==> flow/design.v <==
localparam  [31: 0] NOP        = 32'h0000_0013;      
localparam  [ 6: 0] LUI     = 7'b0110111,         
                    JAL     = 7'b1101111,         
                    JALR    = 7'b1100111,         
                    BRANCH  = 7'b1100011,         
                    LOAD    = 7'b0000011,         
                    STORE   = 7'b0100011,         
                    ARITHI  = 7'b0010011,         
                    ARITHR  = 7'b0110011;         
localparam  [ 2: 0] BEQ     = 3'b000,
                    BNE     = 3'b001,
                    BLT     = 3'b100,
                    BGE     = 3'b101,
                    BLTU    = 3'b110,
                    BGEU    = 3'b111;
localparam  [ 2: 0] LB      = 3'b000,
                    LH      = 3'b001,
                    LW      = 3'b010,
                    LBU     = 3'b100,
                    LHU     = 3'b101;
localparam  [ 2: 0] SB      = 3'b000,
                    SH      = 3'b001,
                    SW      = 3'b010;
localparam  [ 2: 0] ADD     = 3'b000,     
                    SLL     = 3'b001,
                    SLT     = 3'b010,
                    SLTU    = 3'b011,
                    XOR     = 3'b100,
                    SR      = 3'b101,     
                    OR      = 3'b110,
                    AND     = 3'b111;
`timescale 1ns/1ps
module execute
#(
	parameter [31:0] RESET = 32'h0000_0000
)
(
	input clk,
	input reset,
	input  [31:0] reg_rdata1,
	input  [31:0] reg_rdata2,
	input  [31:0] execute_imm,
	input  [31:0] pc,
	input  [31:0] fetch_pc,
	input     	immediate_sel,
	input     	mem_write,
	input     	jal,
	input     	jalr,
	input     	lui,
	input     	alu,
	input     	branch,
	input     	arithsubtype,
	input     	mem_to_reg,
	input     	stall_read,
	input  [4:0]  dest_reg_sel,
	input  [2:0]  alu_op,
	input  [1:0]  dmem_raddr,
	input     	wb_branch_i,
	input     	wb_branch_nxt_i,
	output [31:0] alu_operand1,
	output [31:0] alu_operand2,
	output [31:0] write_address,
	output    	branch_stall,
	output reg [31:0] next_pc,
	output reg    	branch_taken,
	output [31:0] wb_result,
	output    	wb_mem_write,
	output    	wb_alu_to_reg,
	output [4:0]  wb_dest_reg_sel,
	output    	wb_branch,
	output    	wb_branch_nxt,
	output    	wb_mem_to_reg,
	output [1:0]  wb_read_address,
	output [2:0]  mem_alu_operation
);
localparam  [31: 0] NOP        = 32'h0000_0013;      
localparam  [ 6: 0] LUI     = 7'b0110111,         
                    JAL     = 7'b1101111,         
                    JALR    = 7'b1100111,         
                    BRANCH  = 7'b1100011,         
                    LOAD    = 7'b0000011,         
                    STORE   = 7'b0100011,         
                    ARITHI  = 7'b0010011,         
                    ARITHR  = 7'b0110011;         
localparam  [ 2: 0] BEQ     = 3'b000,
                    BNE     = 3'b001,
                    BLT     = 3'b100,
                    BGE     = 3'b101,
                    BLTU    = 3'b110,
                    BGEU    = 3'b111;
localparam  [ 2: 0] LB      = 3'b000,
                    LH      = 3'b001,
                    LW      = 3'b010,
                    LBU     = 3'b100,
                    LHU     = 3'b101;
localparam  [ 2: 0] SB      = 3'b000,
                    SH      = 3'b001,
                    SW      = 3'b010;
localparam  [ 2: 0] ADD     = 3'b000,     
                    SLL     = 3'b001,
                    SLT     = 3'b010,
                    SLTU    = 3'b011,
                    XOR     = 3'b100,
                    SR      = 3'b101,     
                    OR      = 3'b110,
                    AND     = 3'b111;
reg  [31:0] ex_result;
wire [32:0] ex_result_subs;
wire [32:0] ex_result_subu;
wire [31:0] ex_result_sra = $signed(alu_operand1) >>> alu_operand2[4:0];
assign alu_operand1 = reg_rdata1;
assign alu_operand2 = immediate_sel ? execute_imm : reg_rdata2;  
assign ex_result_subs =
	{alu_operand1[31], alu_operand1} -
	{alu_operand2[31], alu_operand2};
assign ex_result_subu = $unsigned(alu_operand1) - $unsigned(alu_operand2);
assign write_address = alu_operand1 + execute_imm;
assign branch_stall  = wb_branch_nxt_i || wb_branch_i;
always @(*) begin
	next_pc  	= fetch_pc + 4;
	branch_taken = !branch_stall;
	case (1'b1)
    	jal  : next_pc = pc + execute_imm;
    	jalr : next_pc = alu_operand1 + execute_imm;
    	branch: begin
        	case (alu_op)
            	BEQ:  begin
                	next_pc = (ex_result_subs == 0)
                          	? pc + execute_imm
                          	: fetch_pc + 4;
                	if (ex_result_subs != 0)
                    	branch_taken = 1'b0;
            	end
            	BNE:  begin
					next_pc = (ex_result_subs != 0)
                          	? pc + execute_imm
                          	: fetch_pc + 4;
					if (ex_result_subs == 0)
                    	branch_taken = 1'b0;
            	end
            	BLT:  begin
                	next_pc = ex_result_subs[32]
                          	? pc + execute_imm
                          	: fetch_pc + 4;
                	if (!ex_result_subs[32])
                    	branch_taken = 1'b0;
            	end
            	BGE:  begin
                	next_pc = !ex_result_subs[32]
                          	? pc + execute_imm
                          	: fetch_pc + 4;
                	if (ex_result_subs[32])
                    	branch_taken = 1'b0;
            	end
            	BLTU: begin
                	next_pc = ex_result_subu[32]
                          	? pc + execute_imm
                          	: fetch_pc + 4;
                	if (!ex_result_subu[32])
                    	branch_taken = 1'b0;
            	end
            	BGEU: begin
                	next_pc = !ex_result_subu[32]
                          	? pc + execute_imm
                          	: fetch_pc + 4;
                	if (ex_result_subu[32])
                    	branch_taken = 1'b0;
            	end
            	default: next_pc = fetch_pc;  
        	endcase
    	end
    	default: begin     	 
        	next_pc  	= fetch_pc + 4;
        	branch_taken = 1'b0;
    	end
	endcase
end
always @(*) begin
	case (1'b1)
    	mem_write: ex_result = alu_operand2;
    	jal,
    	jalr:  	ex_result = pc + 4;
    	lui:   	ex_result = execute_imm;
    	alu: begin
        	case (alu_op)
            	ADD : ex_result =
                  	arithsubtype
                  	? alu_operand1 - alu_operand2
                  	: alu_operand1 + alu_operand2;
            	SLL : ex_result = alu_operand1 << alu_operand2[4:0];  
            	SLT : ex_result = ex_result_subs[32];
				SLTU: ex_result = ($unsigned(alu_operand1) < $unsigned(alu_operand2)) ? 1 : 0;  
            	XOR : ex_result = alu_operand1 ^ alu_operand2;
            	SR  : ex_result =
                  	arithsubtype
                  	? ex_result_sra
                  	: alu_operand1 >> alu_operand2[4:0];
            	OR  : ex_result = alu_operand1 | alu_operand2;
            	AND : ex_result = alu_operand1 & alu_operand2;
            	default: ex_result = 'hx;
        	endcase
    	end
    	default: ex_result = 'hx;
	endcase
end
ex_mem_wb_reg u_ex_mem_wb (
	.clk        	(clk),
	.reset_n    	(reset),
	.stall_n    	(stall_read),
	.ex_result  	(ex_result),
	.mem_write  	(mem_write && !branch_stall),
	.alu_to_reg 	(alu | lui | jal |
                  	jalr | mem_to_reg),
	.dest_reg_sel   (dest_reg_sel),
	.branch_taken   (branch_taken),
	.mem_to_reg 	(mem_to_reg),
	.read_address   (dmem_raddr),
	.alu_operation  (alu_op),
	.ex_mem_result    	(wb_result),
	.ex_mem_mem_write 	(wb_mem_write),
	.ex_mem_alu_to_reg	(wb_alu_to_reg),
	.ex_mem_dest_reg_sel  (wb_dest_reg_sel),
	.ex_mem_branch    	(wb_branch),
	.ex_mem_branch_nxt	(wb_branch_nxt),
	.ex_mem_mem_to_reg	(wb_mem_to_reg),
	.ex_mem_read_address  (wb_read_address),
	.ex_mem_alu_operation (mem_alu_operation)
);
endmodule
module ex_mem_wb_reg (
	input     	clk,
	input     	reset_n,
	input     	stall_n,
	input  [31:0] ex_result,
	input     	mem_write,
	input     	alu_to_reg,
	input  [4:0]  dest_reg_sel,
	input     	branch_taken,
	input     	mem_to_reg,
	input  [1:0]  read_address,
	input  [2:0]  alu_operation,
	output reg [31:0] ex_mem_result,
	output reg    	ex_mem_mem_write,
	output reg    	ex_mem_alu_to_reg,
	output reg [4:0]  ex_mem_dest_reg_sel,
	output reg    	ex_mem_branch,
	output reg    	ex_mem_branch_nxt,
	output reg    	ex_mem_mem_to_reg,
	output reg [1:0]  ex_mem_read_address,
	output reg [2:0]  ex_mem_alu_operation
);
always @(posedge clk or negedge reset_n) begin
	if (!reset_n) begin
    	ex_mem_result     	<= 32'h0;
    	ex_mem_mem_write  	<= 1'b0;
    	ex_mem_alu_to_reg 	<= 1'b0;
    	ex_mem_dest_reg_sel   <= 5'h0;
    	ex_mem_branch     	<= 1'b0;
    	ex_mem_branch_nxt 	<= 1'b0;
    	ex_mem_mem_to_reg 	<= 1'b0;
    	ex_mem_read_address   <= 2'h0;
    	ex_mem_alu_operation  <= 3'h0;
	end
	else if (!stall_n) begin
    	ex_mem_result     	<= ex_result;
    	ex_mem_mem_write  	<= mem_write;
    	ex_mem_alu_to_reg 	<= alu_to_reg;
    	ex_mem_dest_reg_sel   <= dest_reg_sel;
    	ex_mem_branch     	<= branch_taken;
    	ex_mem_branch_nxt 	<= ex_mem_branch;   
    	ex_mem_mem_to_reg 	<= mem_to_reg;
    	ex_mem_read_address   <= read_address;
    	ex_mem_alu_operation  <= alu_operation;
	end
end
endmodule
==> flow/run.sh <==
#!/bin/bash
# the make line also repeats each setting of config.mk as NAME=value (left out here)
make -C /OpenROAD-flow-scripts/flow DESIGN_CONFIG=/design/flow/config.mk WORK_HOME=/design/flow/orfs CLKGATE_MAP_FILE= finish
==> flow/config.mk <==
export PLATFORM = sky130hd
export DESIGN_NAME = execute
export DESIGN_NICKNAME = execute
export VERILOG_FILES = /design/flow/design.v
export SDC_FILE = /design/flow/constraint.sdc
export NUM_CORES = 4
export LEC_CHECK = 0
export CAP_MARGIN = 20
export CELL_PAD_IN_SITES_GLOBAL_PLACEMENT = 3
export CORE_ASPECT_RATIO = 1.05
export CORE_MARGIN = 8
export CORE_UTILIZATION = 35
export CTS_CLUSTER_DIAMETER = 226
export CTS_CLUSTER_SIZE = 54
export HOLD_SLACK_MARGIN = 0.27
export PLACE_DENSITY_LB_ADDON = 0.29
export SETUP_SLACK_MARGIN = -1.19
export SLEW_MARGIN = 20
export TNS_END_PERCENT = 10
==> flow/constraint.sdc <==
create_clock -name core_clock -period 12.0 [get_ports {clk}]
set_input_delay 2.4000 -clock core_clock [delete_from_list [all_inputs] [get_ports {clk}]]
set_output_delay 2.4000 -clock core_clock [all_outputs]
set_load 0.01 [all_outputs]
==> results.txt, run 1 <==
run results: summed instance area of the synthesized netlist between 15000 and 20000 sq um, endpoint of the worst hold path u_ex_mem_wb.ex_mem_alu_operation[1], maximum VDD drop 0.00006364 V, power dissipated by switching net loads between 0.9 and 1 mW, number of top-level pins 361, Crit. Startpoint immediate_sel, Multiplexer share around 9.6%, die outline width 237.2 um, CTS tree done, largest power group combinational logic, root buffer selected by CTS clkbuf_16, clk buf depth 2, P_int between 0.8 and 0.9 mW, RSZ-0062 raised after global routing false, weighted congestion at the end of routability-driven global placement roughly 1.1, CP Data Required Time about 9600 ps, router iterations before antenna repair 8, area occupied by multi-input gates 15500 sq um, growth of design area from synthesis to finish 24.19%, area of the synthesized netlist per yosys stat between 15000 and 20000 sq um, Combinational Power 1.44 mW, Synth Area in Simple Gates around 22%, power attributed to sequential cells 0.187 mW, Async S/R FF share, synth 100.0%, total power of the final layout between 1.5 and 2 mW, # Cells Yosys 2640, outcome timing/DRC/antenna clean, worst clock skew between 0.07 and 0.08 ps, overall via count from detail_route between 20000 and 25000, PwrDens between 80 and 90 nW/um^2, nature of the critical path endpoint output pin, aggregate negative setup slack 0 ps, RR Startpoint u_ex_mem_wb.ex_mem_result[30], CTS sink cnt 47, part of the total power dissipated in the clock network roughly 10%, area share of the largest cell type after synthesis roughly 11%, final setup fails 0, transition time at the pin with the least slew margin between 1000 and 1500 ps, total wirelength of the detailed-routed design between 100 and 150 mm, Placeable Area slightly above 50000 sq um, area of all sequential standard cells ~1200 sq um, Worst Reg2Reg Path Length in Cells 3, period utilization between 90% and 100%, Antenna Nets Post-Route 0, post-CTS resize count 0, biggest area consumer among synthesized cells ha_1, tally of buffers added on design ports approximately 360, Post-synth seq share 6.540%, Relative slew margins approximately 17%, cell class contributing the biggest share of worst-path delay AND-OR/OR-AND gates, critical-path maximum fanout 18, portion of total power attributed to sequential cells roughly a tenth, FF-to-FF setup slack roughly 11000 ps, clock network power consumption 0.176 mW, net count of the mapped netlist around 3000, Tightest Hold Check Type flop to flop, library cell contributing the largest single delay on the critical path nor4_4, yosys xor share around 6.7%, remaining design rule violation count 0, final hold violation count 0, Startpoint Class input pin, main flop type dfrtp_1, classification of the worst setup path input pin to output pin, Final Max Slew Viols 0, Net count, final around 3200, number of warnings the tools reported 91, Mapped Cells 2640, Static Leak 9.060 nW, most prevalent standard cell on the critical path mux2i_1, pre-placement core utilization 35.23%, yosys synthesis warning count 2, number of cells on the critical path 17, cell with the most instances after synthesis a21oi_1, commonest cells in the synthesized netlist a21oi_1, nor2_1, nand2_1, o21ai_0, ha_1, height of the chip between 200 and 250 um, number of buffers and inverters on the critical path 3, clock buffer count from CTS 5, # H-tree levels 2, share of total power consumed by net switching 54.06%, Post-Synth Adder-Cell Area 11.65%, syn_area_per_cell ~6.8 sq um, clock latency on the worst-skew pair between 300 and 400 ps, Worst-path clk slew approximately 70 ps, count of cells along the worst hold path 2, antenna violations before repair 9, count of different cell masters after synthesis just over 100, Cell area leaders ha_1, a21oi_1, dfrtp_1, delay of the slowest cell on the worst path 680 ps, Std-Cell Rows around 85, average via count per standard cell ~6.6, clock period minus worst slack about 12000 ps, number of hold buffers added after cts 0, critical path capture point next_pc[11], number of DRC markers in iteration 0 around 3200, all-layer global routing usage between 30% and 40%, dominant kind of combinational cell AND-OR/OR-AND gates, Min-Delay Startpoint u_ex_mem_wb.ex_mem_alu_operation[1], routed length per instance between 30 and 40 um, HPWL after detailed placement 88.07 mm, fillers between 5000 and 6000, CP Data Arrival Time 9340 ps, Reg2Reg Capture Point u_ex_mem_wb.ex_mem_result[30], buffer count from post-CTS setup fixing 0, synthesized-area fraction occupied by ao, oa, aoi and oai cells 36.27%, Cell Chain, Critical Path buf_2 > buf_4 > mux2i_1 > ha_1 > or4_4 > nor3_2 > o21ai_2 > a21o_1 > a21boi_0 > mux2i_1 > nor4_4 > nand4_1 > o211ai_1 > o21ai_0 > o211a_1 > a211oi_1 > clkdlybuf4s50_1, wire length of the first global-routing pass between 150 and 200 mm, achievable clock frequency approximately 0.085 GHz, synthesized flop and latch total approximately 47, total grt overflow 0, max-cap viol count 0, number of global-route vias before repair about 22000, post-synth tally of flip-flops with integrated enable 0, largest net degree at the start of global routing between 60 and 70, combinational share of power approximately 80%, total die size a little under 60000 sq um
==> cell type report <==
class / count / share of cell area [%]
diodes: 1 / 0.01121
multi-input cells: 2264 / 69.40
clock inverters: 3 / 0.2129
clock buffers: 5 / 0.5603
well taps: 652 / 3.653
repair buffers: 440 / 18.66
inverters: 133 / 2.235
flip-flops and latches: 47 / 5.266
==> routing by layer <==
metal	vias to the layer above	GRT usage [%]	share of wire [%]
met2	1481	57.61	44
met3	307	7.378	9.9
met1	11270	44.44	40
met4	16	17.30	5.6
li1	10280	-	-
met5	-	0	0.096
==> per-stage QoR <==
stage               instance area [sq um]  cells  util, %  worst slack, ps  hold WS, ps
detailed placement                  22160   3536    43.40            625.8        474.0
global route                        22330   3544    43.74            82.59        526.8
global placement                    22160   3536    43.40            643.0        473.5
floorplan                           17980   2640        -             1879        516.2
CTS                                 22330   3544    43.74            569.9        492.5
finish                              22330   3545    43.75            264.5        490.3
==> run 2, diff against run 1 <==
Settings changed: CELL_PAD_IN_SITES_DETAIL_PLACEMENT set to 2, CELL_PAD_IN_SITES_GLOBAL_PLACEMENT 3 to 2, CORE_ASPECT_RATIO 1.05 to not set, CORE_MARGIN 8 to 2, CORE_UTILIZATION 35 to 41, CTS_CLUSTER_DIAMETER 226 to 137, CTS_CLUSTER_SIZE 54 to not set, GPL_ROUTABILITY_DRIVEN set to 0, GPL_TIMING_DRIVEN set to 0, HOLD_SLACK_MARGIN 0.27 to not set, PLACE_DENSITY set to 0.64, PLACE_DENSITY_LB_ADDON 0.29 to not set, SETUP_SLACK_MARGIN -1.19 to 2.4, TNS_END_PERCENT 10 to 70.
Clock period 12.0 ns to 10.4 ns, I/O delays scaled along.
==> results.txt, run 2 <==
run results: outcome aborted with a tool error (was timing/DRC/antenna clean), failing step detailed placement, first error message [ERROR DPL-0033] detailed placement checks failed during check placement., area share of the largest cell type after synthesis 11.20% (unchanged), Std-Cell Rows 76 (was 85), count of different cell masters after synthesis 103 (unchanged), Placeable Area 43170 sq um (was 51050 sq um), total die size 45550 sq um (was 58890 sq um), Synth Area in Simple Gates 21.53% (unchanged), commonest cells in the synthesized netlist a21oi_1, nor2_1, nand2_1, o21ai_0, ha_1 (unchanged), Mapped Cells 2640 (unchanged), syn_area_per_cell 6.811 sq um (unchanged), Post-Synth Adder-Cell Area 11.65% (unchanged), dominant kind of combinational cell AND-OR/OR-AND gates (unchanged), yosys xor share 6.666% (unchanged), summed instance area of the synthesized netlist 17980 sq um (unchanged), pre-placement core utilization 41.65% (was 35.23%), main flop type dfrtp_1 (unchanged), cell with the most instances after synthesis a21oi_1 (unchanged), number of top-level pins 361 (unchanged), biggest area consumer among synthesized cells ha_1 (unchanged), Multiplexer share 9.644% (unchanged), synthesized-area fraction occupied by ao, oa, aoi and oai cells 36.27% (unchanged), post-synth tally of flip-flops with integrated enable 0 (unchanged), height of the chip 213.4 um (was 248.3 um), yosys synthesis warning count 2 (unchanged), area of the synthesized netlist per yosys stat 17980 sq um (unchanged), tally of buffers added on design ports 355 (was 360), Async S/R FF share, synth 100.0% (unchanged), Cell area leaders ha_1, a21oi_1, dfrtp_1 (unchanged), die outline width 213.4 um (was 237.2 um), net count of the mapped netlist 2989 (unchanged), synthesized flop and latch total 47 (unchanged), Post-synth seq share 6.540% (unchanged), # Cells Yosys 2640 (unchanged)
-- run 2: stage by stage --
| step | area (sq um) | setup TNS, ps | setup slack [ps] |
|---|---|---|---|
| floorplan | 18260 | 0 | 2073 |
| global placement | 22550 | -30950 | -1260 |
==> run 3, diff against run 2 <==
Settings changed: CELL_PAD_IN_SITES_DETAIL_PLACEMENT 2 to not set, CELL_PAD_IN_SITES_GLOBAL_PLACEMENT 2 to not set, CORE_UTILIZATION 41 to 58, CTS_CLUSTER_DIAMETER 137 to not set, GPL_ROUTABILITY_DRIVEN 0 to not set, GPL_TIMING_DRIVEN 0 to not set, HOLD_SLACK_MARGIN set to 0.28, PLACE_DENSITY 0.64 to not set, SETUP_SLACK_MARGIN 2.4 to 1.74, TNS_END_PERCENT 70 to not set.
Clock period 10.4 ns to 6.66 ns, I/O delays scaled along.
==> results.txt, run 3 <==
run results: biggest area consumer among synthesized cells ha_1 (unchanged), clk buf depth 2, main flop type dfrtp_1 (unchanged), synthesized flop and latch total 47 (unchanged), die outline width 180.1 um (was 213.4 um), yosys synthesis warning count 2 (unchanged), height of the chip 180.1 um (was 213.4 um), Async S/R FF share, synth 100.0% (unchanged), # Cells Yosys 2640 (unchanged), syn_area_per_cell 6.811 sq um (unchanged), Cell Area, Placed between 20000 and 30000 sq um, synthesized-area fraction occupied by ao, oa, aoi and oai cells 36.27% (unchanged), root buffer selected by CTS clkbuf_16, all-layer global routing usage between 90 and 100%, pre-placement core utilization 58.79% (was 41.65%), commonest cells in the synthesized netlist a21oi_1, nor2_1, nand2_1, o21ai_0, ha_1 (unchanged), dominant kind of combinational cell AND-OR/OR-AND gates (unchanged), clock buffer count from CTS 5, cell with the most instances after synthesis a21oi_1 (unchanged), CTS sink cnt around 47, Synth Area in Simple Gates 21.53% (unchanged), count of different cell masters after synthesis 103 (unchanged), post-synth tally of flip-flops with integrated enable 0 (unchanged), # H-tree levels 2, total die size 32430 sq um (was 45550 sq um), Post-Synth Adder-Cell Area 11.65% (unchanged), Placed Instances around 3700, Cell area leaders ha_1, a21oi_1, dfrtp_1 (unchanged), summed instance area of the synthesized netlist 17980 sq um (unchanged), weighted congestion at the end of routability-driven global placement approximately 1.3, Post-synth seq share 6.540% (unchanged), Multiplexer share 9.644% (unchanged), tally of buffers added on design ports 360 (was 355), number of top-level pins 361 (unchanged), first error message [ERROR GRT-0232] Routing congestion too high. Check the congestion heatmap in the GUI. (was [ERROR DPL-0033] detailed placement checks failed during check placement.), net count of the mapped netlist 2989 (unchanged), area of the synthesized netlist per yosys stat 17980 sq um (unchanged), total grt overflow roughly 1000, area share of the largest cell type after synthesis 11.20% (unchanged), Std-Cell Rows 64 (was 76), failing step global routing (was detailed placement), yosys xor share 6.666% (unchanged), HPWL after detailed placement approximately 80 mm, Placeable Area 30590 sq um (was 43170 sq um), outcome aborted with a tool error (unchanged), Mapped Cells 2640 (unchanged), number of hold buffers added after cts 0
-- run 3: repair_timing --
item	4_1_cts
pin swaps	108
setup endpoints to repair	95
gates resized	468
gates cloned	4
setup buffers	76
-- run 3: metal layers --
metal  GRT usage, %  overflow
met1          90.40        82
met2          105.5       509
met4          99.42       308
met5          67.70        17
met3          85.31        83
-- run 3: metrics by stage --
step	util, %	setup TNS [ps]	power (mW)	setup WS, ps
after floorplan	-	-1974	1.804	-171.2
after global placement	82.70	-36110	3.134	-1213
after detailed placement	82.70	-37960	3.195	-1254
after CTS	88.26	-16200	3.664	-606.8
==> run 4, diff against run 3 <==
Settings changed: CAP_MARGIN 20 to 0, CORE_UTILIZATION 58 to 39, CTS_CLUSTER_SIZE set to 72, GPL_ROUTABILITY_DRIVEN set to 1, HOLD_SLACK_MARGIN 0.28 to not set, PLACE_DENSITY_LB_ADDON set to 0.28, SETUP_SLACK_MARGIN 1.74 to not set, SLEW_MARGIN 20 to 30, TNS_END_PERCENT set to 85.
Clock period 6.66 ns to 11.1 ns, I/O delays scaled along.
==> results.txt, run 4 <==
run results: HPWL after detailed placement 88.25 mm (was 81.40 mm), clock latency on the worst-skew pair approximately 310 ps, post-synth tally of flip-flops with integrated enable 0 (unchanged), Crit. Startpoint execute_imm[10], clock network power consumption approximately 0.21 mW, CP Data Required Time between 8000 and 9000 ps, all-layer global routing usage approximately 45%, clk buf depth 2 (unchanged), total die size 47840 sq um (was 32430 sq um), Reg2Reg Capture Point u_ex_mem_wb.ex_mem_result[12], yosys synthesis warning count 2 (unchanged), average via count per standard cell between 6 and 7, Placeable Area 45480 sq um (was 30590 sq um), net count of the mapped netlist 2989 (unchanged), tally of buffers added on design ports 360 (unchanged), Min-Delay Startpoint u_ex_mem_wb.ex_mem_result[10], Final Max Slew Viols 0, nature of the critical path endpoint output pin, Multiplexer share 9.644% (unchanged), number of hold buffers added after cts 0 (unchanged), overall via count from detail_route between 20000 and 25000, clock period minus worst slack about 11000 ps, period utilization between 90% and 100%, share of total power consumed by net switching 53.61%, remaining design rule violation count 0, yosys xor share 6.666% (unchanged), # Cells Yosys 2640 (unchanged), largest net degree at the start of global routing between 60 and 70, weighted congestion at the end of routability-driven global placement 1.076 (was 1.277), root buffer selected by CTS clkbuf_16 (unchanged), Static Leak just over 9 nW, # H-tree levels 2 (unchanged), router iterations before antenna repair 7, CTS tree done, number of cells on the critical path 17, Tightest Hold Check Type flop to flop, P_int about 0.94 mW, fillers between 4000 and 5000, power attributed to sequential cells 0.203 mW, total power of the final layout 2.019 mW, number of global-route vias before repair 22870, height of the chip 218.7 um (was 180.1 um), DP Worst Slack 304.3 ps (was -1254 ps), Startpoint Class input pin, number of buffers and inverters on the critical path 3, area occupied by multi-input gates approximately 16000 sq um, biggest area consumer among synthesized cells ha_1 (unchanged), final setup fails 0, Worst-path clk slew around 80 ps, synthesized flop and latch total 47 (unchanged), routed length per instance 31.16 um, cell with the most instances after synthesis a21oi_1 (unchanged), clock buffer count from CTS 5 (unchanged), portion of total power attributed to sequential cells 10.1%, count of different cell masters after synthesis 103 (unchanged), area share of the largest cell type after synthesis 11.20% (unchanged), Cell Chain, Critical Path clkdlybuf4s50_1 > mux2i_1 > ha_1 > nor2_2 > o21ai_0 > o211ai_1 > nor2_1 > o311ai_2 > xnor2_1 > nor4_2 > and3_4 > o211a_4 > nor2_2 > buf_4 > a221o_1 > a221o_1 > clkdlybuf4s50_1, commonest cells in the synthesized netlist a21oi_1, nor2_1, nand2_1, o21ai_0, ha_1 (unchanged), count of cells along the worst hold path 2, Cell area leaders ha_1, a21oi_1, dfrtp_1 (unchanged), Antenna Nets Post-Route 0, Cell Area, Placed 22390 sq um (was 25300 sq um), antenna violations before repair 14, critical path capture point next_pc[31], aggregate negative setup slack 0 ps, largest power group combinational logic, CP Data Arrival Time ~8700 ps, Placed Instances 3524 (was 3697), Combinational Power about 1.6 mW, delay of the slowest cell on the worst path around 830 ps, Post-synth seq share 6.540% (unchanged), die outline width 218.7 um (was 180.1 um), maximum VDD drop around 0.000085 V, combinational share of power slightly below 80%, Net count, final roughly 3300, dominant kind of combinational cell AND-OR/OR-AND gates (unchanged), part of the total power dissipated in the clock network 10.6%, critical-path maximum fanout 17, RSZ-0062 raised after global routing false, pre-placement core utilization 39.54% (was 58.79%), endpoint of the worst hold path u_ex_mem_wb.ex_mem_result[10], FF-to-FF setup slack just over 10000 ps, number of DRC markers in iteration 0 ~3400, power dissipated by switching net loads 1.082 mW, PwrDens approximately 90 nW/um^2, Post-Synth Adder-Cell Area 11.65% (unchanged), CTS sink cnt 47 (unchanged), summed area of non-filler cells in the final layout between 20000 and 25000 sq um, max-cap viol count 0, growth of design area from synthesis to finish 25.84%, outcome timing/DRC/antenna clean (was aborted with a tool error), classification of the worst setup path input pin to output pin, syn_area_per_cell 6.811 sq um (unchanged), achievable clock frequency between 0.09 and 0.1 GHz, area of the synthesized netlist per yosys stat 17980 sq um (unchanged), library cell contributing the largest single delay on the critical path nor4_2, summed instance area of the synthesized netlist 17980 sq um (unchanged), count of non-filler cells in the finished layout around 3500, final hold violation count 0, Synth Area in Simple Gates 21.53% (unchanged), number of warnings the tools reported around 90, RR Startpoint u_ex_mem_wb.ex_mem_result[12], number of top-level pins 361 (unchanged), Async S/R FF share, synth 100.0% (unchanged), area of all sequential standard cells between 1000 and 1500 sq um, total wirelength of the detailed-routed design between 100 and 150 mm, cell class contributing the biggest share of worst-path delay AND-OR/OR-AND gates, total grt overflow 0, Relative slew margins 25.17%, main flop type dfrtp_1 (unchanged), synthesized-area fraction occupied by ao, oa, aoi and oai cells 36.27% (unchanged), Std-Cell Rows 78 (was 64), Worst Reg2Reg Path Length in Cells 2, worst path setup slack after routing between 150 and 200 ps, worst clock skew 0.1690 ps, wire length of the first global-routing pass around 160 mm, Mapped Cells 2640 (unchanged), transition time at the pin with the least slew margin about 1100 ps
==> run 4: area by class of cell <==
| type | count | share of cell area [%] |
|---|---|---|
| inverter | 133 | 2.206 |
| sequential | 47 | 5.198 |
| timing repair buffer | 480 | 19.73 |
| clock buffer | 5 | 0.5529 |
| clock inverter | 3 | 0.3152 |
| antenna | 5 | 0.05529 |
| tap | 600 | 3.318 |
| multi-input combinational | 2264 | 68.63 |
==> run 4: timing repair <==
item	4_1_cts	5_1_grt
endpoints found under the setup margin	0	1
buffers inserted	0	0
gates resized	0	1
==> run 4: layer usage <==
| layer | vias to the layer above | track usage, % | share of wire, % |
|---|---|---|---|
| met4 | 18 | 28.36 | 7.6 |
| met2 | 1692 | 69.08 | 43 |
| met5 | - | 0 | 0.11 |
| li1 | 10360 | - | - |
| met1 | 11340 | 54.39 | 38 |
| met3 | 406 | 12.18 | 12 |
==> run 4: metrics by stage <==
step | hold WS [ps] | util (%)
6_report | 496.9 | 49.76
5_1_grt | 521.8 | 49.73
4_1_cts | 494.5 | 49.67
3_5_place_dp | 476.1 | 49.24
3_3_place_gp | 473.1 | 49.22
2_1_floorplan | 516.2 | -
==> run 5, diff against run 4 <==
Settings changed: ABC_AREA set to 1, CAP_MARGIN 0 to 20, CORE_UTILIZATION 39 to 68, CTS_CLUSTER_DIAMETER set to 361, CTS_CLUSTER_SIZE 72 to not set, GPL_ROUTABILITY_DRIVEN 1 to not set, PLACE_DENSITY_LB_ADDON 0.28 to not set, SLEW_MARGIN 30 to 20, TNS_END_PERCENT 85 to not set.
Clock period 11.1 ns to 5.46 ns, I/O delays scaled along.
==> results.txt, run 5 <==
run results: outcome aborted with a tool error (was timing/DRC/antenna clean), failing step clock tree synthesis, first error message [ERROR DPL-0038] Utilization greater than 100%, impossible to legalize, Mapped Cells 3612 (was 2640), Placed Instances 4606 (was 3524), synthesized flop and latch total 47 (unchanged), summed instance area of the synthesized netlist 19210 sq um (was 17980 sq um), yosys synthesis warning count 2 (unchanged), weighted congestion at the end of routability-driven global placement 1.372 (was 1.076), tally of buffers added on design ports 360 (unchanged), total die size 29610 sq um (was 47840 sq um), dominant kind of combinational cell simple AND/OR/NAND/NOR gates (was AND-OR/OR-AND gates), yosys xor share 4.969% (was 6.666%), # Cells Yosys 3612 (was 2640), Synth Area in Simple Gates 37.38% (was 21.53%), commonest cells in the synthesized netlist nand2_1, inv_1, o21ai_0, nor2_1, a21oi_1 (was a21oi_1, nor2_1, nand2_1, o21ai_0, ha_1), Multiplexer share 0.3126% (was 9.644%), Cell area leaders nand2_1, ha_1, o21ai_0 (was ha_1, a21oi_1, dfrtp_1), HPWL after detailed placement 94.33 mm (was 88.25 mm), post-synth tally of flip-flops with integrated enable 0 (unchanged), Post-synth seq share 6.122% (was 6.540%), Async S/R FF share, synth 100.0% (unchanged), Post-Synth Adder-Cell Area 10.90% (was 11.65%), Placeable Area 27780 sq um (was 45480 sq um), cell with the most instances after synthesis nand2_1 (was a21oi_1), die outline width 172.1 um (was 218.7 um), count of different cell masters after synthesis 56 (was 103), main flop type dfrtp_1 (unchanged), area share of the largest cell type after synthesis 21.51% (was 11.20%), number of top-level pins 361 (unchanged), Cell Area, Placed 25760 sq um (was 22390 sq um), biggest area consumer among synthesized cells nand2_1 (was ha_1), syn_area_per_cell 5.319 sq um (was 6.811 sq um), Std-Cell Rows 61 (was 78), net count of the mapped netlist 3961 (was 2989), area of the synthesized netlist per yosys stat 19210 sq um (was 17980 sq um), pre-placement core utilization 69.15% (was 39.54%), synthesized-area fraction occupied by ao, oa, aoi and oai cells 25.50% (was 36.27%), height of the chip 172.1 um (was 218.7 um)
-- run 5: per-stage QoR --
| stage | power (mW) | setup WS [ps] | util, % | setup TNS, ps |
|---|---|---|---|---|
| after floorplan | 2.134 | 26.00 | - | 0 |
| after detailed placement | 3.878 | -1494 | 92.73 | -50660 |
| after global placement | 3.700 | -1318 | 92.73 | -43080 |
==> run 6, diff against run 5 <==
Settings changed: ABC_AREA 1 to not set, CELL_PAD_IN_SITES_GLOBAL_PLACEMENT set to 3, CORE_ASPECT_RATIO set to 0.5, CORE_MARGIN 2 to 8, CORE_UTILIZATION 68 to 40, CTS_CLUSTER_DIAMETER 361 to 350, CTS_CLUSTER_SIZE set to 56, PLACE_DENSITY_LB_ADDON set to 0.29, SETUP_SLACK_MARGIN set to -1.16, TNS_END_PERCENT set to 10.
Clock period 5.46 ns to 12.0 ns, I/O delays scaled along.
==> results.txt, run 6 <==
run results: outcome aborted with a tool error (unchanged), failing step global placement (was clock tree synthesis), first error message [ERROR FLW-0024] Place density exceeds 1.0 (current PLACE_DENSITY_LB_ADDON =  0.29). Please check if the value of  PLACE_DENSITY_LB_ADDON is between 0 and 0.99. (was [ERROR DPL-0038] Utilization greater than 100%, impossible to legalize), Cell area leaders ha_1, a21oi_1, dfrtp_1 (was nand2_1, ha_1, o21ai_0), summed instance area of the synthesized netlist 17980 sq um (was 19210 sq um), area share of the largest cell type after synthesis 11.20% (was 21.51%), # Cells Yosys 2640 (was 3612), Post-synth seq share 6.540% (was 6.122%), Std-Cell Rows 55 (was 61), commonest cells in the synthesized netlist a21oi_1, nor2_1, nand2_1, o21ai_0, ha_1 (was nand2_1, inv_1, o21ai_0, nor2_1, a21oi_1), synthesized flop and latch total 47 (unchanged), dominant kind of combinational cell AND-OR/OR-AND gates (was simple AND/OR/NAND/NOR gates), net count of the mapped netlist 2989 (was 3961), pre-placement core utilization 40.14% (was 69.15%), syn_area_per_cell 6.811 sq um (was 5.319 sq um), Multiplexer share 9.644% (was 0.3126%), height of the chip 165.9 um (was 172.1 um), Mapped Cells 2640 (was 3612), Placeable Area 44800 sq um (was 27780 sq um), total die size 52410 sq um (was 29610 sq um), cell with the most instances after synthesis a21oi_1 (was nand2_1), yosys synthesis warning count 2 (unchanged), post-synth tally of flip-flops with integrated enable 0 (unchanged), synthesized-area fraction occupied by ao, oa, aoi and oai cells 36.27% (was 25.50%), count of different cell masters after synthesis 103 (was 56), area of the synthesized netlist per yosys stat 17980 sq um (was 19210 sq um), number of top-level pins 361 (unchanged), die outline width 315.9 um (was 172.1 um), biggest area consumer among synthesized cells ha_1 (was nand2_1), Post-Synth Adder-Cell Area 11.65% (was 10.90%), Async S/R FF share, synth 100.0% (unchanged), Synth Area in Simple Gates 21.53% (was 37.38%), yosys xor share 6.666% (was 4.969%), main flop type dfrtp_1 (unchanged)
==> run 7, diff against run 6 <==
Settings changed: CELL_PAD_IN_SITES_GLOBAL_PLACEMENT 3 to not set, CORE_ASPECT_RATIO 0.5 to not set, CORE_MARGIN 8 to 2, CORE_UTILIZATION 40 to 72, CTS_CLUSTER_DIAMETER 350 to 398, CTS_CLUSTER_SIZE 56 to 98, PLACE_DENSITY set to 0.39, PLACE_DENSITY_LB_ADDON 0.29 to not set, SETUP_SLACK_MARGIN -1.16 to not set, TNS_END_PERCENT 10 to not set.
Clock period 12.0 ns to 7.39 ns, I/O delays scaled along.
==> results.txt, run 7 <==
run results: Mapped Cells 2640 (unchanged), weighted congestion at the end of routability-driven global placement around 1.4, post-synth tally of flip-flops with integrated enable 0 (unchanged), yosys xor share 6.666% (unchanged), Post-synth seq share 6.540% (unchanged), Async S/R FF share, synth 100.0% (unchanged), failing step detailed placement (was global placement), synthesized-area fraction occupied by ao, oa, aoi and oai cells 36.27% (unchanged), pre-placement core utilization 73.73% (was 40.14%), Cell area leaders ha_1, a21oi_1, dfrtp_1 (unchanged), number of top-level pins 361 (unchanged), outcome aborted with a tool error (unchanged), net count of the mapped netlist 2989 (unchanged), biggest area consumer among synthesized cells ha_1 (unchanged), first error message [ERROR DPL-0033] detailed placement checks failed during check placement. (was [ERROR FLW-0024] Place density exceeds 1.0 (current PLACE_DENSITY_LB_ADDON =  0.29). Please check if the value of  PLACE_DENSITY_LB_ADDON is between 0 and 0.99.), Post-Synth Adder-Cell Area 11.65% (unchanged), area of the synthesized netlist per yosys stat 17980 sq um (unchanged), main flop type dfrtp_1 (unchanged), cell with the most instances after synthesis a21oi_1 (unchanged), summed instance area of the synthesized netlist 17980 sq um (unchanged), Placeable Area 24390 sq um (was 44800 sq um), Std-Cell Rows 57 (was 55), # Cells Yosys 2640 (unchanged), syn_area_per_cell 6.811 sq um (unchanged), commonest cells in the synthesized netlist a21oi_1, nor2_1, nand2_1, o21ai_0, ha_1 (unchanged), Multiplexer share 9.644% (unchanged), total die size 26260 sq um (was 52410 sq um), height of the chip 162.0 um (was 165.9 um), area share of the largest cell type after synthesis 11.20% (unchanged), tally of buffers added on design ports roughly 360, count of different cell masters after synthesis 103 (unchanged), synthesized flop and latch total 47 (unchanged), dominant kind of combinational cell AND-OR/OR-AND gates (unchanged), die outline width 162.0 um (was 315.9 um), yosys synthesis warning count 2 (unchanged), Synth Area in Simple Gates 21.53% (unchanged)
## run 7: metrics by stage
step | power [mW] | instance area (sq um) | std cells | hold slack, ps
floorplan | 1.592 | 18100 | 2640 | 516.2
global placement | 2.673 | 24350 | 3544 | 469.8
==> run 8, diff against run 7 <==
Settings changed: ABC_AREA set to 1, CAP_MARGIN 20 to 35, CELL_PAD_IN_SITES_GLOBAL_PLACEMENT set to 0, CORE_UTILIZATION 72 to 40, CTS_CLUSTER_DIAMETER 398 to not set, CTS_CLUSTER_SIZE 98 to not set, PLACE_DENSITY 0.39 to not set.
Clock period 7.39 ns to 8.84 ns, I/O delays scaled along.
==> results.txt, run 8 <==
run results: average via count per standard cell just under 6, P_int roughly 1.0 mW, Synth Area in Simple Gates 37.38% (was 21.53%), CTS sink cnt roughly 47, pre-placement core utilization 40.41% (was 73.73%), critical path capture point next_pc[19], CP Data Arrival Time approximately 7000 ps, share of total power consumed by net switching a little under three fifths, Placeable Area 47550 sq um (was 24390 sq um), part of the total power dissipated in the clock network between 8 and 9%, main flop type dfrtp_1 (unchanged), PwrDens 102.4 nW/um^2, maximum VDD drop just under 0.00009 V, weighted congestion at the end of routability-driven global placement 1.080 (was 1.351), max-cap viol count 0, final core utilization 50.00%, most prevalent standard cell on the critical path nand2_1, clock network power consumption a little over 0.2 mW, endpoint of the worst hold path u_ex_mem_wb.ex_mem_dest_reg_sel[3], # H-tree levels 2, number of top-level pins 361 (unchanged), Crit. Startpoint execute_imm[12], Cell Area, Placed 23600 sq um, Net count, final 4260, count of cells along the worst hold path 2, Final Max Slew Viols 0, nature of the critical path endpoint output pin, Startpoint Class input pin, clock buffer count from CTS 5, total grt overflow 0, total power of the final layout approximately 2.4 mW, commonest cells in the synthesized netlist nand2_1, inv_1, o21ai_0, nor2_1, a21oi_1 (was a21oi_1, nor2_1, nand2_1, o21ai_0, ha_1), biggest area consumer among synthesized cells nand2_1 (was ha_1), power dissipated by switching net loads approximately 1.4 mW, worst path setup slack after routing between 200 and 250 ps, Async S/R FF share, synth 100.0% (unchanged), number of buffers and inverters on the critical path 6, Placed Instances around 4500, critical-path maximum fanout 15, Static Leak ~12 nW, Reg2Reg Capture Point u_ex_mem_wb.ex_mem_branch, HPWL after detailed placement between 90 and 100 mm, period utilization 97.41%, summed instance area of the synthesized netlist 19210 sq um (was 17980 sq um), Worst Reg2Reg Path Length in Cells 2, area of the synthesized netlist per yosys stat 19210 sq um (was 17980 sq um), total die size 49800 sq um (was 26260 sq um), synthesized-area fraction occupied by ao, oa, aoi and oai cells 25.50% (was 36.27%), combinational share of power 81.2%, post-synth tally of flip-flops with integrated enable 0 (unchanged), Mapped Cells 3612 (was 2640), clk buf depth 2, growth of design area from synthesis to finish 23.74%, CTS tree done, RR Startpoint u_ex_mem_wb.ex_mem_branch, number of DRC markers in iteration 0 3647, achievable clock frequency between 0.1 and 0.15 GHz, buffer count from post-CTS setup fixing 0, DP Worst Slack 358.8 ps, Tightest Hold Check Type flop to flop, final setup fails 0, cell with the most instances after synthesis nand2_1 (was a21oi_1), clock period minus worst slack 8611 ps, CP Data Required Time 7070 ps, summed area of non-filler cells in the final layout 23770 sq um, area share of the largest cell type after synthesis 21.51% (was 11.20%), all-layer global routing usage approximately 44%, Cell area leaders nand2_1, ha_1, o21ai_0 (was ha_1, a21oi_1, dfrtp_1), Std-Cell Rows 80 (was 57), wire length of the first global-routing pass between 150 and 200 mm, Combinational Power between 1.5 and 2 mW, number of warnings the tools reported between 90 and 100, worst clock skew 0.7083 ps, yosys xor share 4.969% (was 6.666%), Post-synth seq share 6.122% (was 6.540%), antenna violations before repair 8, overall via count from detail_route around 26000, routed length per instance roughly 25 um, largest net degree at the start of global routing around 87, dominant kind of combinational cell simple AND/OR/NAND/NOR gates (was AND-OR/OR-AND gates), Min-Delay Startpoint u_ex_mem_wb.ex_mem_dest_reg_sel[3], tally of buffers added on design ports 360 (unchanged), Antenna Nets Post-Route 0, number of cells on the critical path 26, transition time at the pin with the least slew margin 1021 ps, remaining design rule violation count 0, delay of the slowest cell on the worst path between 500 and 600 ps, RSZ-0062 raised after global routing false, height of the chip 223.2 um (was 162.0 um), syn_area_per_cell 5.319 sq um (was 6.811 sq um), aggregate negative setup slack 0 ps, cell class contributing the biggest share of worst-path delay simple AND/OR/NAND/NOR gates, final hold violation count 0, Relative slew margins between 30% and 40%, clock latency on the worst-skew pair about 290 ps, library cell contributing the largest single delay on the critical path clkdlybuf4s50_1, die outline width 223.2 um (was 162.0 um), number of global-route vias before repair roughly 25000, Post-Synth Adder-Cell Area 10.90% (was 11.65%), yosys synthesis warning count 2 (unchanged), synthesized flop and latch total 47 (unchanged), FF-to-FF setup slack 7960 ps, power attributed to sequential cells ~0.25 mW, root buffer selected by CTS clkbuf_16, largest power group combinational logic, router iterations before antenna repair 7, number of hold buffers added after cts 0, # Cells Yosys 3612 (was 2640), total wirelength of the detailed-routed design approximately 110 mm, count of non-filler cells in the finished layout 4531, Multiplexer share 0.3126% (was 9.644%), portion of total power attributed to sequential cells a little over a tenth, net count of the mapped netlist 3961 (was 2989), Worst-path clk slew roughly 80 ps, outcome timing/DRC/antenna clean (was aborted with a tool error), classification of the worst setup path input pin to output pin, Hold Worst Slack ~480 ps, count of different cell masters after synthesis 56 (was 103)
-- run 8: area by class of cell --
cell class	instances	area, sq um
Antenna cell	4	10.01
Clock buffer	5	125.1
Clock inverter	3	27.53
Fill cell	5369	23770
Inverter	504	1892
Multi-Input combinational cell	2870	15240
Sequential cell	47	1176
Tap cell	615	769.5
Timing Repair Buffer	483	4538
-- run 8: repair_timing --
| item | 4_1_cts | 5_1_grt |
|---|---|---|
| hold endpoints to repair | 0 | 0 |
| setup endpoints to repair | 0 | 18 |
| gates resized | 0 | 3 |
-- run 8: routing by layer --
layer | up-vias | global-route usage [%] | part of all wire [%]
li1 | 12350 | - | -
met1 | 12070 | 57.05 | 40
met2 | 1591 | 68.92 | 43
met3 | 320 | 7.481 | 9.9
met4 | 6 | 26.33 | 7.3
met5 | - | 0 | 0.034
==> run 9, diff against run 8 <==
Settings changed: ABC_AREA 1 to not set, CELL_PAD_IN_SITES_DETAIL_PLACEMENT set to 1, CELL_PAD_IN_SITES_GLOBAL_PLACEMENT 0 to 3, CORE_MARGIN 2 to 6, CORE_UTILIZATION 40 to 29, CTS_CLUSTER_SIZE set to 31, GPL_ROUTABILITY_DRIVEN set to 0, GPL_TIMING_DRIVEN set to 0, MIN_ROUTING_LAYER set to met2, PLACE_DENSITY_LB_ADDON set to 0.03.
Clock period 8.84 ns to 13.2 ns, I/O delays scaled along.
==> results.txt, run 9 <==
run results: post-synth tally of flip-flops with integrated enable 0 (unchanged), dominant kind of combinational cell AND-OR/OR-AND gates (was simple AND/OR/NAND/NOR gates), # Cells Yosys 2640 (was 3612), Async S/R FF share, synth 100.0% (unchanged), pre-placement core utilization 29.57% (was 40.41%), yosys synthesis warning count 2 (unchanged), summed instance area of the synthesized netlist 17980 sq um (was 19210 sq um), first error message [ERROR GRT-0116] Global routing finished with congestion. Check the congestion regions in the DRC Viewer., Post-synth seq share 6.540% (was 6.122%), outcome aborted with a tool error (was timing/DRC/antenna clean), synthesized flop and latch total 47 (unchanged), DP Worst Slack -1083 ps (was 358.8 ps), tally of buffers added on design ports 355 (was 360), clock buffer count from CTS 5 (unchanged), cell with the most instances after synthesis a21oi_1 (was nand2_1), Std-Cell Rows 90 (was 80), syn_area_per_cell 6.811 sq um (was 5.319 sq um), Multiplexer share 9.644% (was 0.3126%), area of the synthesized netlist per yosys stat 17980 sq um (was 19210 sq um), Post-Synth Adder-Cell Area 11.65% (was 10.90%), number of top-level pins 361 (unchanged), synthesized-area fraction occupied by ao, oa, aoi and oai cells 36.27% (was 25.50%), number of hold buffers added after cts 0 (unchanged), area share of the largest cell type after synthesis 11.20% (was 21.51%), failing step global routing, net count of the mapped netlist 2989 (was 3961), # H-tree levels 2 (unchanged), count of different cell masters after synthesis 103 (was 56), clk buf depth 2 (unchanged), commonest cells in the synthesized netlist a21oi_1, nor2_1, nand2_1, o21ai_0, ha_1 (was nand2_1, inv_1, o21ai_0, nor2_1, a21oi_1), CTS sink cnt 47 (unchanged), HPWL after detailed placement 110.6 mm (was 94.99 mm), Synth Area in Simple Gates 21.53% (was 37.38%), Placeable Area 60810 sq um (was 47550 sq um), main flop type dfrtp_1 (unchanged), all-layer global routing usage about 64%, total die size 68130 sq um (was 49800 sq um), Cell area leaders ha_1, a21oi_1, dfrtp_1 (was nand2_1, ha_1, o21ai_0), die outline width 261.0 um (was 223.2 um), total grt overflow 3, height of the chip 261.0 um (was 223.2 um), yosys xor share 6.666% (was 4.969%), root buffer selected by CTS clkbuf_16 (unchanged), Mapped Cells 2640 (was 3612), biggest area consumer among synthesized cells ha_1 (was nand2_1)
[run 9: metrics by stage]
step	utilization, %	power [mW]	area, sq um	std cells
floorplan	-	0.8842	17980	2640
global placement	37.02	1.529	22510	3777
detailed placement	37.09	1.539	22550	3781
CTS	37.39	1.690	22740	3787
[run 9: routing by layer]
metal  global-route usage, %  GRT overflow
met1                       -             -
met5                   49.34             0
met2                   68.15             0
met4                   38.70             0
met3                   77.07             3
[run 9: timing repair]
action | CTS
pin swaps | 1
gates resized | 15
setup buffers | 2
endpoints found under the hold margin | 0
setup endpoints to repair | 33
==> run 10, diff against run 9 <==
Settings changed: CAP_MARGIN 35 to 20, CELL_PAD_IN_SITES_DETAIL_PLACEMENT 1 to not set, CORE_ASPECT_RATIO set to 1.05, CORE_MARGIN 6 to 2, CORE_UTILIZATION 29 to 35, CTS_CLUSTER_DIAMETER set to 226, CTS_CLUSTER_SIZE 31 to 54, GPL_ROUTABILITY_DRIVEN 0 to not set, GPL_TIMING_DRIVEN 0 to not set, MIN_ROUTING_LAYER met2 to not set, PLACE_DENSITY_LB_ADDON 0.03 to not set.
Clock period 13.2 ns to 12.0 ns, I/O delays scaled along.
==> results.txt, run 10 <==
run results: Antenna Nets Post-Route 0, CTS sink cnt 47 (unchanged), nature of the critical path endpoint output pin, share of total power consumed by net switching 54.00%, root buffer selected by CTS clkbuf_16 (unchanged), largest net degree at the start of global routing about 80, weighted congestion at the end of routability-driven global placement 1.027, number of buffers and inverters on the critical path 4, met1 track demand over resource about half, Post-Synth Adder-Cell Area 11.65% (unchanged), dominant kind of combinational cell AND-OR/OR-AND gates (unchanged), post-synth tally of flip-flops with integrated enable 0 (unchanged), number of cells on the critical path 18, Post-synth seq share 6.540% (unchanged), critical path capture point next_pc[14], Min-Delay Startpoint u_ex_mem_wb.ex_mem_result[2], fillers 5346, Std-Cell Rows 85 (was 90), number of global-route vias before repair ~23000, library cell contributing the largest single delay on the critical path nor4_4, area share of the largest cell type after synthesis 11.20% (unchanged), count of cells along the worst hold path 2, tally of buffers added on design ports 360 (was 355), syn_area_per_cell 6.811 sq um (unchanged), Cell Chain, Critical Path buf_2 > buf_4 > mux2i_1 > ha_1 > or4_4 > nor3_2 > o21ai_2 > a21o_1 > a21boi_0 > mux2i_1 > nor4_4 > nand4_1 > o211ai_1 > buf_4 > a21oi_1 > a311oi_1 > a211o_1 > clkdlybuf4s50_1, CP Data Arrival Time 9210 ps, number of DRC markers in iteration 0 about 2700, # H-tree levels 2 (unchanged), PwrDens 80.80 nW/um^2, total wirelength of the detailed-routed design between 100 and 150 mm, biggest area consumer among synthesized cells ha_1 (unchanged), Relative slew margins between 20% and 30%, HPWL after detailed placement 86.22 mm (was 110.6 mm), FF-to-FF setup slack between 10000 and 15000 ps, count of different cell masters after synthesis 103 (unchanged), area of the synthesized netlist per yosys stat 17980 sq um (unchanged), post-CTS resize count 0 (was 15), outcome timing/DRC/antenna clean (was aborted with a tool error), Static Leak between 9 and 10 nW, routed length per instance slightly above 30 um, RR Startpoint u_ex_mem_wb.ex_mem_result[30], Multiplexer share 9.644% (unchanged), overall via count from detail_route between 20000 and 25000, final core utilization 44.04%, Synth Area in Simple Gates 21.53% (unchanged), CP Data Required Time roughly 9600 ps, router iterations before antenna repair 9, net count of the mapped netlist 2989 (unchanged), commonest cells in the synthesized netlist a21oi_1, nor2_1, nand2_1, o21ai_0, ha_1 (unchanged), Cell area leaders ha_1, a21oi_1, dfrtp_1 (unchanged), pre-placement core utilization 35.23% (was 29.57%), Combinational Power around 1.5 mW, combinational share of power about 80%, power dissipated by switching net loads 0.9809 mW, classification of the worst setup path input pin to output pin, synthesized-area fraction occupied by ao, oa, aoi and oai cells 36.27% (unchanged), summed instance area of the synthesized netlist 17980 sq um (unchanged), area of all sequential standard cells approximately 1200 sq um, remaining design rule violation count 0, growth of design area from synthesis to finish 25.01%, number of top-level pins 361 (unchanged), P_int between 0.8 and 0.9 mW, final hold violation count 0, die outline width 225.2 um (was 261.0 um), final setup fails 0, Crit. Startpoint immediate_sel, busiest layer in global routing met2, # Cells Yosys 2640 (unchanged), CTS tree done, yosys xor share 6.666% (unchanged), total die size 53210 sq um (was 68130 sq um), max-cap viol count 0, period utilization roughly 97%, critical-path maximum fanout 17, yosys synthesis warning count 2 (unchanged), Startpoint Class input pin, worst clock skew 0.8969 ps, area occupied by multi-input gates 15510 sq um, total grt overflow 0, Worst-path clk slew about 70 ps, maximum VDD drop slightly above 0.00005 V, average via count per standard cell between 6 and 7, clock latency on the worst-skew pair around 320 ps, Async S/R FF share, synth 100.0% (unchanged), global routing met2 resource utilization about three fifths, clock period minus worst slack about 12000 ps, Placeable Area 51050 sq um (was 60810 sq um), total power of the final layout 1.817 mW, Net count, final ~3300, power attributed to sequential cells 0.188 mW, endpoint of the worst hold path u_ex_mem_wb.ex_mem_result[2], RSZ-0062 raised after global routing false, height of the chip 236.3 um (was 261.0 um), clk buf depth 2 (unchanged), wire length of the first global-routing pass between 150 and 200 mm, cell with the most instances after synthesis a21oi_1 (unchanged), Worst Reg2Reg Path Length in Cells 3, met3 layer usage reported by global route under 10%, Mapped Cells 2640 (unchanged), buffer count from post-CTS setup fixing 0 (was 2), portion of total power attributed to sequential cells between 10% and 20%, Final Max Slew Viols 0, aggregate negative setup slack 0 ps, achievable clock frequency approximately 0.086 GHz, cell class contributing the biggest share of worst-path delay simple AND/OR/NAND/NOR gates, number of warnings the tools reported between 90 and 100, all-layer global routing usage roughly 40%, Tightest Hold Check Type flop to flop, Reg2Reg Capture Point u_ex_mem_wb.ex_mem_result[30], delay of the slowest cell on the worst path between 700 and 800 ps, clock buffer count from CTS 5 (unchanged), main flop type dfrtp_1 (unchanged), antenna violations before repair 10, clock network power consumption ~0.18 mW, number of hold buffers added after cts 0 (unchanged), largest power group combinational logic, synthesized flop and latch total 47 (unchanged), transition time at the pin with the least slew margin 1147 ps, part of the total power dissipated in the clock network approximately 10%
-- run 10: layout make-up --
| cell class | count | area share, % |
|---|---|---|
| inverters | 133 | 2.221 |
| multi-input cells | 2264 | 68.98 |
| diodes | 1 | 0.01113 |
| clock inverters | 3 | 0.2059 |
| flip-flops and latches | 47 | 5.232 |
| repair buffers | 459 | 19.17 |
| clock buffers | 5 | 0.5566 |
| well taps | 652 | 3.629 |
-- run 10: routing by layer --
layer	routed length, um	vias up
met5	123	-
met3	9771	294
met4	6084	18
li1	-	10330
met1	45060	11300
met2	47350	1317
-- run 10: stage by stage --
step                setup WS [ps]  hold slack [ps]  instances  cell area [sq um]
detailed placement          611.0            480.1       3555              22310
finish                      393.4            495.3       3564              22480
global route                180.4            514.3       3563              22480
global placement            556.6            470.2       3555              22310
CTS                         583.5            496.7       3563              22480
floorplan                    1879            516.2       2640              17980
==> run 11, diff against run 10 <==
Settings changed: CELL_PAD_IN_SITES_GLOBAL_PLACEMENT 3 to not set, CORE_ASPECT_RATIO 1.05 to not set, CORE_UTILIZATION 35 to 58, CTS_CLUSTER_DIAMETER 226 to 283, CTS_CLUSTER_SIZE 54 to 98, PLACE_DENSITY_LB_ADDON set to 0.02, SETUP_SLACK_MARGIN set to 2.03, TNS_END_PERCENT set to 15.
Clock period 12.0 ns to 6.85 ns, I/O delays scaled along.
==> results.txt, run 11 <==
run results: outcome aborted with a tool error (was timing/DRC/antenna clean), failing step global routing, first error message [ERROR GRT-0116] Global routing finished with congestion. Check the congestion regions in the DRC Viewer., CTS sink cnt 47 (unchanged), dominant kind of combinational cell AND-OR/OR-AND gates (unchanged), total die size 32430 sq um (was 53210 sq um), Async S/R FF share, synth 100.0% (unchanged), Cell area leaders ha_1, a21oi_1, dfrtp_1 (unchanged), post-synth tally of flip-flops with integrated enable 0 (unchanged), clock buffer count from CTS 5 (unchanged), # Cells Yosys 2640 (unchanged), commonest cells in the synthesized netlist a21oi_1, nor2_1, nand2_1, o21ai_0, ha_1 (unchanged), Placed Instances 3697 (was 3555), Std-Cell Rows 64 (was 85), net count of the mapped netlist 2989 (unchanged), Placeable Area 30590 sq um (was 51050 sq um), summed instance area of the synthesized netlist 17980 sq um (unchanged), die outline width 180.1 um (was 225.2 um), area share of the largest cell type after synthesis 11.20% (unchanged), # H-tree levels 2 (unchanged), biggest area consumer among synthesized cells ha_1 (unchanged), number of top-level pins 361 (unchanged), tally of buffers added on design ports 360 (unchanged), yosys synthesis warning count 2 (unchanged), synthesized flop and latch total 47 (unchanged), cell with the most instances after synthesis a21oi_1 (unchanged), root buffer selected by CTS clkbuf_16 (unchanged), count of different cell masters after synthesis 103 (unchanged), Post-Synth Adder-Cell Area 11.65% (unchanged), yosys xor share 6.666% (unchanged), HPWL after detailed placement 81.56 mm (was 86.22 mm), main flop type dfrtp_1 (unchanged), Cell Area, Placed 25110 sq um (was 22310 sq um), Multiplexer share 9.644% (unchanged), pre-placement core utilization 58.79% (was 35.23%), Post-synth seq share 6.540% (unchanged), Mapped Cells 2640 (unchanged), synthesized-area fraction occupied by ao, oa, aoi and oai cells 36.27% (unchanged), height of the chip 180.1 um (was 236.3 um), syn_area_per_cell 6.811 sq um (unchanged), Synth Area in Simple Gates 21.53% (unchanged), total grt overflow 3, weighted congestion at the end of routability-driven global placement 1.322 (was 1.027), area of the synthesized netlist per yosys stat 17980 sq um (unchanged), clk buf depth 2 (unchanged), all-layer global routing usage between 70% and 80%
[run 11: metrics by stage]
step / hold WS, ps / setup slack [ps]
after detailed placement: 482.2 / -1257
after global placement: 470.7 / -1234
after floorplan: 516.2 / -57.24
after CTS: 501.1 / -362.6
[run 11: metal layers]
layer	GRT overflow	GRT usage [%]
met1	0	76.08
met4	1	75.26
met3	0	63.68
met5	0	39.11
met2	2	93.16
[run 11: repair_timing]
item | CTS
pin swaps | 277
endpoints found under the setup margin | 95
gates resized | 714
hold buffers | 0
hold endpoints to repair | 0
buffers inserted | 58
gates cloned | 1
==> run 12, diff against run 11 <==
Settings changed: CORE_UTILIZATION 58 to 21, CTS_CLUSTER_DIAMETER 283 to not set, CTS_CLUSTER_SIZE 98 to 93, GPL_ROUTABILITY_DRIVEN set to 0, GPL_TIMING_DRIVEN set to 1, MIN_ROUTING_LAYER set to met2, PLACE_DENSITY_LB_ADDON 0.02 to 0.04, SETUP_SLACK_MARGIN 2.03 to 2.02, SLEW_MARGIN 20 to 40, TNS_END_PERCENT 15 to not set.
Clock period 6.85 ns to 18.5 ns, I/O delays scaled along.
==> results.txt, run 12 <==
run results: wire length of the first global-routing pass approximately 180 mm, # H-tree levels 2 (unchanged), nature of the critical path endpoint output pin, Synth Area in Simple Gates 21.53% (unchanged), worst clock skew around 0.15 ps, HPWL after detailed placement 99.56 mm (was 81.56 mm), final core utilization 27.21%, dominant kind of combinational cell AND-OR/OR-AND gates (unchanged), number of hold buffers added after cts 0 (unchanged), number of buffers and inverters on the critical path 5, post-synth tally of flip-flops with integrated enable 0 (unchanged), Mapped Cells 2640 (unchanged), overall via count from detail_route 32140, net count of the mapped netlist 2989 (unchanged), total grt overflow 0, outcome timing/DRC/antenna clean (was aborted with a tool error), buffer count from post-CTS setup fixing 0 (was 58), average via count per standard cell 7.896, root buffer selected by CTS clkbuf_16 (unchanged), die outline width 296.6 um (was 180.1 um), Relative slew margins approximately a third, final setup fails 0, count of different cell masters after synthesis 103 (unchanged), Antenna Nets Post-Route 0, all-layer global routing usage 43.11%, P_int between 0.5 and 0.6 mW, number of top-level pins 361 (unchanged), syn_area_per_cell 6.811 sq um (unchanged), clock buffer count from CTS 5 (unchanged), Cell Chain, Critical Path buf_2 > buf_4 > mux2i_4 > buf_4 > inv_2 > ha_1 > fa_1 > o21bai_2 > a211oi_4 > o211ai_1 > a211o_1 > nor4bb_1 > nand4_1 > nor4_1 > and4b_1 > mux2i_1 > nand2_1 > a21oi_1 > a21oi_1 > o21ai_0 > clkdlybuf4s50_1, DP Worst Slack 4022 ps (was -1257 ps), Multiplexer share 9.644% (unchanged), area of the synthesized netlist per yosys stat 17980 sq um (unchanged), combinational share of power around 81%, maximum VDD drop roughly 0.000047 V, Worst-path clk slew roughly 70 ps, Placed Instances 4027 (was 3697), main flop type dfrtp_1 (unchanged), Std-Cell Rows 107 (was 64), critical-path maximum fanout 48, CTS tree done, area share of the largest cell type after synthesis 11.20% (unchanged), critical path capture point next_pc[23], endpoint of the worst hold path u_ex_mem_wb.ex_mem_alu_operation[1], CP Data Required Time approximately 15000 ps, CP Data Arrival Time roughly 11000 ps, number of DRC markers in iteration 0 8408, Worst Reg2Reg Path Length in Cells 3, power attributed to sequential cells around 0.13 mW, summed instance area of the synthesized netlist 17980 sq um (unchanged), transition time at the pin with the least slew margin 978.3 ps, RSZ-0062 raised after global routing false, cell class contributing the biggest share of worst-path delay AND-OR/OR-AND gates, number of global-route vias before repair around 35000, pre-placement core utilization 21.15% (was 58.79%), Startpoint Class input pin, total power of the final layout about 1.2 mW, RR Startpoint u_ex_mem_wb.ex_mem_result[30], clock latency on the worst-skew pair about 320 ps, FF-to-FF setup slack approximately 18000 ps, Placeable Area 85010 sq um (was 30590 sq um), synthesized-area fraction occupied by ao, oa, aoi and oai cells 36.27% (unchanged), commonest cells in the synthesized netlist a21oi_1, nor2_1, nand2_1, o21ai_0, ha_1 (unchanged), yosys synthesis warning count 2 (unchanged), router iterations before antenna repair 27, biggest area consumer among synthesized cells ha_1 (unchanged), CTS sink cnt 47 (unchanged), Post-synth seq share 6.540% (unchanged), part of the total power dissipated in the clock network around 9.1%, total wirelength of the detailed-routed design approximately 130 mm, worst path setup slack after routing 3580 ps, max-cap viol count 0, share of total power consumed by net switching a little under three fifths, Net count, final approximately 3200, cell with the most instances after synthesis a21oi_1 (unchanged), Min-Delay Startpoint u_ex_mem_wb.ex_mem_alu_operation[1], period utilization between 80% and 90%, tally of buffers added on design ports 360 (unchanged), delay of the slowest cell on the worst path between 700 and 800 ps, aggregate negative setup slack 0 ps, Combinational Power roughly 1 mW, number of warnings the tools reported ~90, Tightest Hold Check Type flop to flop, routed length per instance approximately 32 um, Post-Synth Adder-Cell Area 11.65% (unchanged), final hold violation count 0, library cell contributing the largest single delay on the critical path and4b_1, classification of the worst setup path input pin to output pin, Final Max Slew Viols 0, total die size 87990 sq um (was 32430 sq um), post-CTS resize count 0 (was 714), number of cells on the critical path 21, Async S/R FF share, synth 100.0% (unchanged), clock network power consumption 0.113 mW, clk buf depth 2 (unchanged), Cell area leaders ha_1, a21oi_1, dfrtp_1 (unchanged), count of non-filler cells in the finished layout 4070, Reg2Reg Capture Point u_ex_mem_wb.ex_mem_result[30], clock period minus worst slack 14920 ps, Static Leak between 9 and 10 nW, power dissipated by switching net loads just over 0.7 mW, height of the chip 296.6 um (was 180.1 um), remaining design rule violation count 0, PwrDens roughly 54 nW/um^2, count of cells along the worst hold path 2, portion of total power attributed to sequential cells ~10%, Crit. Startpoint immediate_sel, yosys xor share 6.666% (unchanged), largest power group combinational logic, largest net degree at the start of global routing 65, # Cells Yosys 2640 (unchanged), antenna violations before repair 1, growth of design area from synthesis to finish 28.63%, achievable clock frequency about 0.067 GHz, synthesized flop and latch total 47 (unchanged)
run 12: area by class of cell:
cell class,instances,area [sq um]
Fill cell,9504,61880
Multi-Input combinational cell,2264,15600
Timing Repair Buffer,440,4169
Tap cell,1144,1431
Sequential cell,47,1176
Inverter,133,499.2
Clock buffer,5,125.1
Antenna cell,35,87.58
Clock inverter,2,37.54
run 12: per-stage QoR:
stage	hold slack (ps)	area, sq um
6_report	495.0	23130
5_1_grt	526.2	23050
4_1_cts	495.1	22970
3_5_place_dp	477.0	22810
3_3_place_gp	476.5	22770
2_1_floorplan	516.2	17980
run 12: per-layer routing:
metal / GRT usage, % / vias up / wire length (um)
met2: 48.81 / 10030 / 57760
met4: 12.66 / 72 / 15400
met1: - / 10340 / 0
met5: 28.16 / - / 2519
met3: 56.10 / 1458 / 53140
li1: - / 10230 / -
No activity file was given, so power comes from the tool's default toggle rates.
